## run A
## tlb
module tlb
(
    input  wire                      clk,
    input  wire [               18:0] s0_vppn    ,
    input  wire                       s0_va_bit12,
    input  wire [                9:0] s0_asid    ,
    output wire                       s0_found   ,
    output wire [$clog2(16)-1:0] s0_index   ,  
    output wire [               19:0] s0_ppn     ,
    output wire [                5:0] s0_ps      ,
    output wire [                1:0] s0_plv     ,
    output wire [                1:0] s0_mat     ,
    output wire                       s0_d       ,
    output wire                       s0_v       ,
    input  wire [               18:0] s1_vppn    ,
    input  wire                       s1_va_bit12,
    input  wire [                9:0] s1_asid    ,
    output wire                       s1_found   ,
    output wire [$clog2(16)-1:0] s1_index   ,
    output wire [               19:0] s1_ppn     ,
    output wire [                5:0] s1_ps      ,
    output wire [                1:0] s1_plv     ,
    output wire [                1:0] s1_mat     ,
    output wire                       s1_d       ,
    output wire                       s1_v       ,
    input  wire                      invtlb_valid,
    input  wire [               4:0] invtlb_op   ,
    input  wire                       we     ,
    input  wire [$clog2(16)-1:0] w_index,
    input  wire                       w_e    ,
    input  wire [               18:0] w_vppn ,
    input  wire [                5:0] w_ps   ,
    input  wire [                9:0] w_asid ,
    input  wire                       w_g    ,
    input  wire [               19:0] w_ppn0 ,
    input  wire [                1:0] w_plv0 ,
  ...
Settings: LEC_CHECK=0, ABC_AREA=1, CAP_MARGIN=10, CORE_ASPECT_RATIO=0.92, CORE_MARGIN=2, CORE_UTILIZATION=72, CTS_CLUSTER_DIAMETER=376, CTS_CLUSTER_SIZE=15, HOLD_SLACK_MARGIN=0.28, SETUP_SLACK_MARGIN=-0.22, SLEW_MARGIN=20; clock period 4.55 ns.
run.sh (not shown) runs the stock make flow with config.mk's settings and CLKGATE_MAP_FILE=.
Run A did not finish; a tool error ended it in global routing (5_1_grt).
Input-level comparison between run B and run A:
- HOLD_SLACK_MARGIN: 0.28 -> unset
- ABC_AREA: 1 -> unset
- SETUP_SLACK_MARGIN: -0.22 -> 0.3
- CORE_UTILIZATION: 72 -> 65
- MAX_ROUTING_LAYER: unset -> met4
- CAP_MARGIN: 10 -> 20
- CTS_CLUSTER_SIZE: 15 -> unset
- CORE_ASPECT_RATIO: 0.92 -> unset
- CTS_CLUSTER_DIAMETER: 376 -> 238
- the clock period (ns, I/O delays scaled along): 4.55 -> 8.52
[summary]
Run B reports a lower fraction of the core area occupied by cells at floorplan than run A does. Run B reached the final stage; the timing, design-rule and antenna checks on its layout passed. Reported for run B and run A, count of library flops with an enable pin turned out identical to the last digit. When run B is set beside run A, its synthesized cell count turns out to be 4,943 smaller. NOTE post-placement cell area run A->run B decreased by more than 10%. The higher floorplan net count of run B and run A is in run A. When the final numbers for run B and run A were put side by side, the sequential share of the synthesized area turned out to be smaller in run A. Area fraction in mux cells in run B vs run A: up 24 points. Worst slack after detailed placement for run B is higher than for run A.
Changes in run C relative to run B:
- CTS_CLUSTER_DIAMETER removed (was 238)
- CORE_UTILIZATION changed from 65 to 66
- MAX_ROUTING_LAYER removed (was met4)
- SETUP_SLACK_MARGIN changed from 0.3 to -0.52
- CTS_CLUSTER_SIZE newly set to 61
- the clock period (ns, I/O delays scaled along) changed from 8.52 to 5.49
Results
- The final report for run C shows a completed flow and a layout that fails verification, specifically negative setup slack.
- Against run B, run C reports a multi-input combinational cell area that is higher.
- Diff run B -> run C: power climbed 61%, first-pass GRT wire length climbed 30,000 um, fraction of power consumed by combinational cells climbed 1.1 points.
- Run C vs. run B: area growth from synthesis to final layout up 7.1 points; data-path buffer share of cell area in the final layout up 3.8 points.
- Looking at setup slack across both flows, run C is the weaker of the two, with run B ahead.
The following lists how run D was set up differently from run C:
- removing CTS_CLUSTER_SIZE (formerly 61)
- changing CORE_UTILIZATION from 66 to 40
- changing SETUP_SLACK_MARGIN from -0.52 to -0.91
- changing the clock period (ns, I/O delays scaled along) from 5.49 to 9.89
Results
- The setup slack in run D was higher than what run C gave.
- Comparing run D against run C, there is no change at all in chip area line of the yosys report.
- Run D reports its cell with the largest stage delay on the worst path as sky130_fd_sc_hd__clkdlybuf4s50_1 while run C reports sky130_fd_sc_hd__nor3_4.
- The final report for run D shows a completed flow and a layout that fails verification, specifically negative setup slack.
- Overall routed net length of run D falls short of that of run C by a few percent.

== run 1 ==
tlb again, from the RTL that the note above started with.
clock: 7.77 ns
lec_check: 0
cap_margin: 0
cell_pad_in_sites_global_placement: 0
core_margin: 5
core_utilization: 16
gpl_routability_driven: 1
gpl_timing_driven: 0
place_density: 0.86
setup_slack_margin: 1.13
slew_margin: 20
Run 1 finished every stage; the final checks, however, were not passed, the failures being negative setup slack.
Inputs modified between run 1 and run 2:
- an added CELL_PAD_IN_SITES_DETAIL_PLACEMENT of 2
- a change of CORE_MARGIN from 5 to 2
- a change of CELL_PAD_IN_SITES_GLOBAL_PLACEMENT from 0 to 1
- a deleted GPL_TIMING_DRIVEN that had been 0
- a change of SETUP_SLACK_MARGIN from 1.13 to 0.3
- a change of CORE_UTILIZATION from 16 to 40
- a deleted GPL_ROUTABILITY_DRIVEN that had been 1
- a change of CAP_MARGIN from 0 to 20
- a deleted PLACE_DENSITY that had been 0.86
- a change of the clock period (ns, I/O delays scaled along) from 7.77 to 10.0
[summary]
Changes observed in run 2 relative to run 1: routed wire length moved down, leakage power total moved down, count of buffers added by post-CTS timing repair for setup moved down.
Against run 1, run 2 comes in about 37% lower on number of cell rows.
Delta (run 2 minus run 1): sequential share of layout area now larger; global-route usage rose 20 points; clock power decreased about 7%.
Per the final summary, run 2 finished and its layout is clean on timing, DRC and antenna.
Modified inputs, run 3 compared to run 2
- changing SETUP_SLACK_MARGIN from 0.3 to 1.17
- removing CELL_PAD_IN_SITES_DETAIL_PLACEMENT (formerly 2)
- removing CELL_PAD_IN_SITES_GLOBAL_PLACEMENT (formerly 1)
- setting CTS_CLUSTER_SIZE to 15 for the first time
- changing CORE_UTILIZATION from 40 to 72
- changing the clock period (ns, I/O delays scaled along) from 10.0 to 4.55
- Run 3 vs run 2: final weighted congestion in routability-driven placement up by more than 10%
- Measured against run 2, the number of resized instances in the post-cts repair step of run 3 comes out at 17 times the reference value.
- Number of setup buffers added after CTS, run 2 and run 3: lower on run 2
- Comparing run 2 and run 3, the higher area of the die is on run 2.
- Comparing run 2 with run 3, the hold buffer count at cts came out essentially unchanged.
- | number of placed cells counting well taps | run 3 vs run 2 | 479 lower |
- The lower die height came out of run 3.
- In the tables for run 2 and run 3, standard-cell row count reads lower with run 3.
- From run 3 to run 2, chip area line of the yosys report did not move at all.
- The flow ended early for run 3: it failed with a tool error in global routing.
- The placeable core area in run 2 is 1.8 times that in run 3.
What run 4 does differently from run 3 at the input level:
- CAP_MARGIN changed from 20 to 10
- CTS_CLUSTER_DIAMETER newly set to 376
- CORE_ASPECT_RATIO newly set to 0.92
==> results <==
- Run 4 failed in global routing with GRT-0232.
- Diff run 4..run 3 | area after synthesis | unchanged
- Between run 3 and run 4, the flow reports width of the chip increasing by a few percent.
- Going from run 3 to run 4, starting density of the core grows by 0.49 points.
- Looking at run 4 and run 3, the die footprint is a wash.
- Fraction of the mapped netlist area in simple logic gates of run 4 is on par with run 3.
For run 5, these inputs were changed with respect to run 4:
- removing SETUP_SLACK_MARGIN (formerly 1.17)
- removing CTS_CLUSTER_SIZE (formerly 15)
- removing CORE_ASPECT_RATIO (formerly 0.92)
- changing CAP_MARGIN from 10 to 5
- changing CORE_UTILIZATION from 72 to 70
- removing CTS_CLUSTER_DIAMETER (formerly 376)
- changing the clock period (ns, I/O delays scaled along) from 4.55 to 6.67
[summary]
- Flow for run 5 halted at global routing, error code ODB-0269.
- Run 5 against run 4: number of resized instances in the post-cts repair step now smaller, instance area at placement now smaller, placed cell count now smaller, number of buffers created by CTS now larger.
- On die height, the lower figure sits with run 4, not run 5.
- Reported for run 5 and run 4, distinct cell type count of the synthesized netlist turned out identical to the last digit.
- Simple-gate portion of the synthesized area: run 4 vs run 5 identical
- Floorplan check, run 5 vs run 4: die outline larger in run 5
- Synthesized cell count: run 4 vs run 5 identical
diff inputs: run 5 => run 6
- a change of CAP_MARGIN from 5 to 20
- an added SETUP_SLACK_MARGIN of 0.3
- a change of CORE_UTILIZATION from 70 to 40
- a change of the clock period (ns, I/O delays scaled along) from 6.67 to 9.89
==> comparison <==
Status | run 6 and run 5 | clean except run 5. Seen in the log of run 5: ODB-0269 during global routing, after which the run never completed. Across both runs, chip width was higher for run 6 than for run 5. Higher total clock buffers created by CTS among run 6 and run 5: run 6. Changes observed in run 6 relative to run 5: placed standard-cell area went down 2.3%; placement row count saw an increase.

Starting RTL as in the previous note.
Settings: LEC_CHECK=0, ABC_AREA=1, CAP_MARGIN=35, CELL_PAD_IN_SITES_DETAIL_PLACEMENT=2, CELL_PAD_IN_SITES_GLOBAL_PLACEMENT=3, CORE_MARGIN=2, CORE_UTILIZATION=19, CTS_CLUSTER_DIAMETER=375, CTS_CLUSTER_SIZE=33, GPL_ROUTABILITY_DRIVEN=0, GPL_TIMING_DRIVEN=0, MAX_ROUTING_LAYER=met4, MIN_ROUTING_LAYER=met2, SLEW_MARGIN=20, TNS_END_PERCENT=30; clock period 10.8 ns.
The first run never finished: it broke off in global routing (5_1_grt) (GRT-0116).
Change:
==> flow/config.mk (replaced) <==
export PLATFORM = sky130hd
export DESIGN_NAME = tlb
export DESIGN_NICKNAME = tlb
export VERILOG_FILES = /design/flow/design.v
export SDC_FILE = /design/flow/constraint.sdc
export NUM_CORES = 4
export LEC_CHECK = 0
export CAP_MARGIN = 5
export CORE_MARGIN = 2
export CORE_UTILIZATION = 40
export MAX_ROUTING_LAYER = met4
export SETUP_SLACK_MARGIN = 1.31
export SLEW_MARGIN = 10
export TNS_END_PERCENT = 95
==> flow/constraint.sdc (replaced) <==
create_clock -name core_clock -period 10.0 [get_ports {clk}]
set_input_delay 2.0000 -clock core_clock [delete_from_list [all_inputs] [get_ports {clk}]]
set_output_delay 2.0000 -clock core_clock [all_outputs]
set_load 0.01 [all_outputs]
What happened: This time the run finished clean. Die size shrinks by 56%. Synthesized cell count went down by 44%. Synthesized area goes down by 7.2%.
Change:
--- a/flow/config.mk
+++ b/flow/config.mk
@@ -9,6 +9,4 @@
 export CORE_MARGIN = 2
-export CORE_UTILIZATION = 40
-export MAX_ROUTING_LAYER = met4
-export SETUP_SLACK_MARGIN = 1.31
-export SLEW_MARGIN = 10
-export TNS_END_PERCENT = 95
+export CORE_UTILIZATION = 65
+export SETUP_SLACK_MARGIN = 0.51
+export SLEW_MARGIN = 20
==> flow/constraint.sdc (replaced) <==
create_clock -name core_clock -period 5.63 [get_ports {clk}]
set_input_delay 1.1260 -clock core_clock [delete_from_list [all_inputs] [get_ports {clk}]]
set_output_delay 1.1260 -clock core_clock [all_outputs]
set_load 0.01 [all_outputs]
Result:
- Now the flow completed and failed the layout checks on capacitance limit, slew limit, setup timing
- hold slack gains 3.6 ps
- count of clock-buffer cells in the layout went down by 14
- total power came out higher by 78%
- critical path depth climbs by 2
- worst setup slack degrades by 3900 ps

onyx:
Starting RTL as in the previous note.
## tlb
module tlb
(
    input  wire                      clk,
    input  wire [               18:0] s0_vppn    ,
    input  wire                       s0_va_bit12,
    input  wire [                9:0] s0_asid    ,
    output wire                       s0_found   ,
    output wire [$clog2(16)-1:0] s0_index   ,  
    output wire [               19:0] s0_ppn     ,
    output wire [                5:0] s0_ps      ,
    output wire [                1:0] s0_plv     ,
    output wire [                1:0] s0_mat     ,
    output wire                       s0_d       ,
    output wire                       s0_v       ,
    input  wire [               18:0] s1_vppn    ,
    input  wire                       s1_va_bit12,
    input  wire [                9:0] s1_asid    ,
    output wire                       s1_found   ,
    output wire [$clog2(16)-1:0] s1_index   ,
    output wire [               19:0] s1_ppn     ,
    output wire [                5:0] s1_ps      ,
    output wire [                1:0] s1_plv     ,
    output wire [                1:0] s1_mat     ,
    output wire                       s1_d       ,
    output wire                       s1_v       ,
    input  wire                      invtlb_valid,
    input  wire [               4:0] invtlb_op   ,
    input  wire                       we     ,
    input  wire [$clog2(16)-1:0] w_index,
    input  wire                       w_e    ,
    input  wire [               18:0] w_vppn ,
  ...
clock: 6.36 ns
lec_check: 0
abc_area: 0
cap_margin: 35
cell_pad_in_sites_detail_placement: 2
cell_pad_in_sites_global_placement: 1
core_aspect_ratio: 1.18
core_margin: 6
core_utilization: 37
cts_cluster_diameter: 100
cts_cluster_size: 77
gpl_routability_driven: 1
hold_slack_margin: -0.01
min_routing_layer: met2
place_density: 0.9
setup_slack_margin: 0.79
slew_margin: 30
tns_end_percent: 90
The log for onyx ends in 5_1_grt with error GRT-0116, so the run never completed.
--- input diff onyx..ember ---
==> flow/config.mk <==
export PLATFORM = sky130hd
export DESIGN_NAME = tlb
export DESIGN_NICKNAME = tlb
export VERILOG_FILES = /design/flow/design.v
export SDC_FILE = /design/flow/constraint.sdc
export NUM_CORES = 4
export LEC_CHECK = 0
export CAP_MARGIN = 20
export CORE_MARGIN = 2
export CORE_UTILIZATION = 61
export SETUP_SLACK_MARGIN = 0.3
export SLEW_MARGIN = 20
==> flow/constraint.sdc <==
create_clock -name core_clock -period 9.89 [get_ports {clk}]
set_input_delay 1.9780 -clock core_clock [delete_from_list [all_inputs] [get_ports {clk}]]
set_output_delay 1.9780 -clock core_clock [all_outputs]
set_load 0.01 [all_outputs]
==> comparison <==
ember | stages: all done | timing, DRC, antenna: all pass
[ember] placed instance count fell 1861 relative to onyx
Taking onyx as the reference, in ember number of H-tree levels went up 2; total of cells resized after clock tree synthesis down 1516.
Overall die height in ember vs onyx: down about 30%
ember against onyx; die area is down by more than a quarter.
For detailed placement HPWL, dividing the value from ember by the value from onyx gives 0.64.
[compare] base=onyx new=ember: count of input and output buffers ~0 delta, floorplan net count ~0 delta, sequential share of the synthesized area ~0 delta, CTS buffer count +94, width of the chip -about 17%.
For maple, these inputs were changed with respect to ember:
diff --git a/flow/config.mk b/flow/config.mk
--- a/flow/config.mk
+++ b/flow/config.mk
@@ -7,6 +7,9 @@
 export LEC_CHECK = 0
 export CAP_MARGIN = 20
-export CORE_MARGIN = 2
-export CORE_UTILIZATION = 61
-export SETUP_SLACK_MARGIN = 0.3
-export SLEW_MARGIN = 20
+export CORE_MARGIN = 7
+export CORE_UTILIZATION = 72
+export CTS_CLUSTER_SIZE = 69
+export GPL_ROUTABILITY_DRIVEN = 0
+export GPL_TIMING_DRIVEN = 1
+export SETUP_SLACK_MARGIN = 1.06
+export SLEW_MARGIN = 40
==> flow/constraint.sdc <==
create_clock -name core_clock -period 7.59 [get_ports {clk}]
set_input_delay 1.5180 -clock core_clock [delete_from_list [all_inputs] [get_ports {clk}]]
set_output_delay 1.5180 -clock core_clock [all_outputs]
set_load 0.01 [all_outputs]
### Flow results
maple got as far as 5_1_grt, where a tool error ended the run.
For area share of fa/ha/maj cells after synthesis, maple and ember come out practically identical.
In maple, the floorplan core density came out 12 points above the value in ember.
maple against ember: number of cell rows lower, HPWL reported at the end of detailed placement up about 2.7%, post-place instance area now sits higher, area of the placeable core saw a decrease.
diff inputs: maple => sierra
==> flow/config.mk <==
export PLATFORM = sky130hd
export DESIGN_NAME = tlb
export DESIGN_NICKNAME = tlb
export VERILOG_FILES = /design/flow/design.v
export SDC_FILE = /design/flow/constraint.sdc
export NUM_CORES = 4
export LEC_CHECK = 0
export CAP_MARGIN = 20
export CORE_MARGIN = 2
export CORE_UTILIZATION = 58
export SLEW_MARGIN = 20
==> flow/constraint.sdc <==
create_clock -name core_clock -period 5.63 [get_ports {clk}]
set_input_delay 1.1260 -clock core_clock [delete_from_list [all_inputs] [get_ports {clk}]]
set_output_delay 1.1260 -clock core_clock [all_outputs]
set_load 0.01 [all_outputs]
## What came out
- Complete run, failing final checks: sierra, reason setup timing.
- On total number of placement rows, the higher figure sits with sierra, not maple.
- sierra vs. maple: buffers inserted during post-CTS setup optimization now sits lower; synthesized cell count now sits at about the same level.
[inputs] nickel vs sierra
==> flow/constraint.sdc <==
create_clock -name core_clock -period 5.62 [get_ports {clk}]
set_input_delay 1.1240 -clock core_clock [delete_from_list [all_inputs] [get_ports {clk}]]
set_output_delay 1.1240 -clock core_clock [all_outputs]
set_load 0.01 [all_outputs]
--- outcome ---
- nickel completed end to end; final checks failed (setup timing).
- Against sierra, nickel comes in 0.91 points lower on met3 layer usage reported by global route.
- Of sierra and nickel, the higher post-layout instance area belongs to sierra.
- Relative to sierra, net switching power decreased by about 1.2% in nickel.
- Per the comparison of nickel with sierra, final cell count without fillers moved down, hold slack moved up.
No activity file was given, so power comes from the tool's default toggle rates.
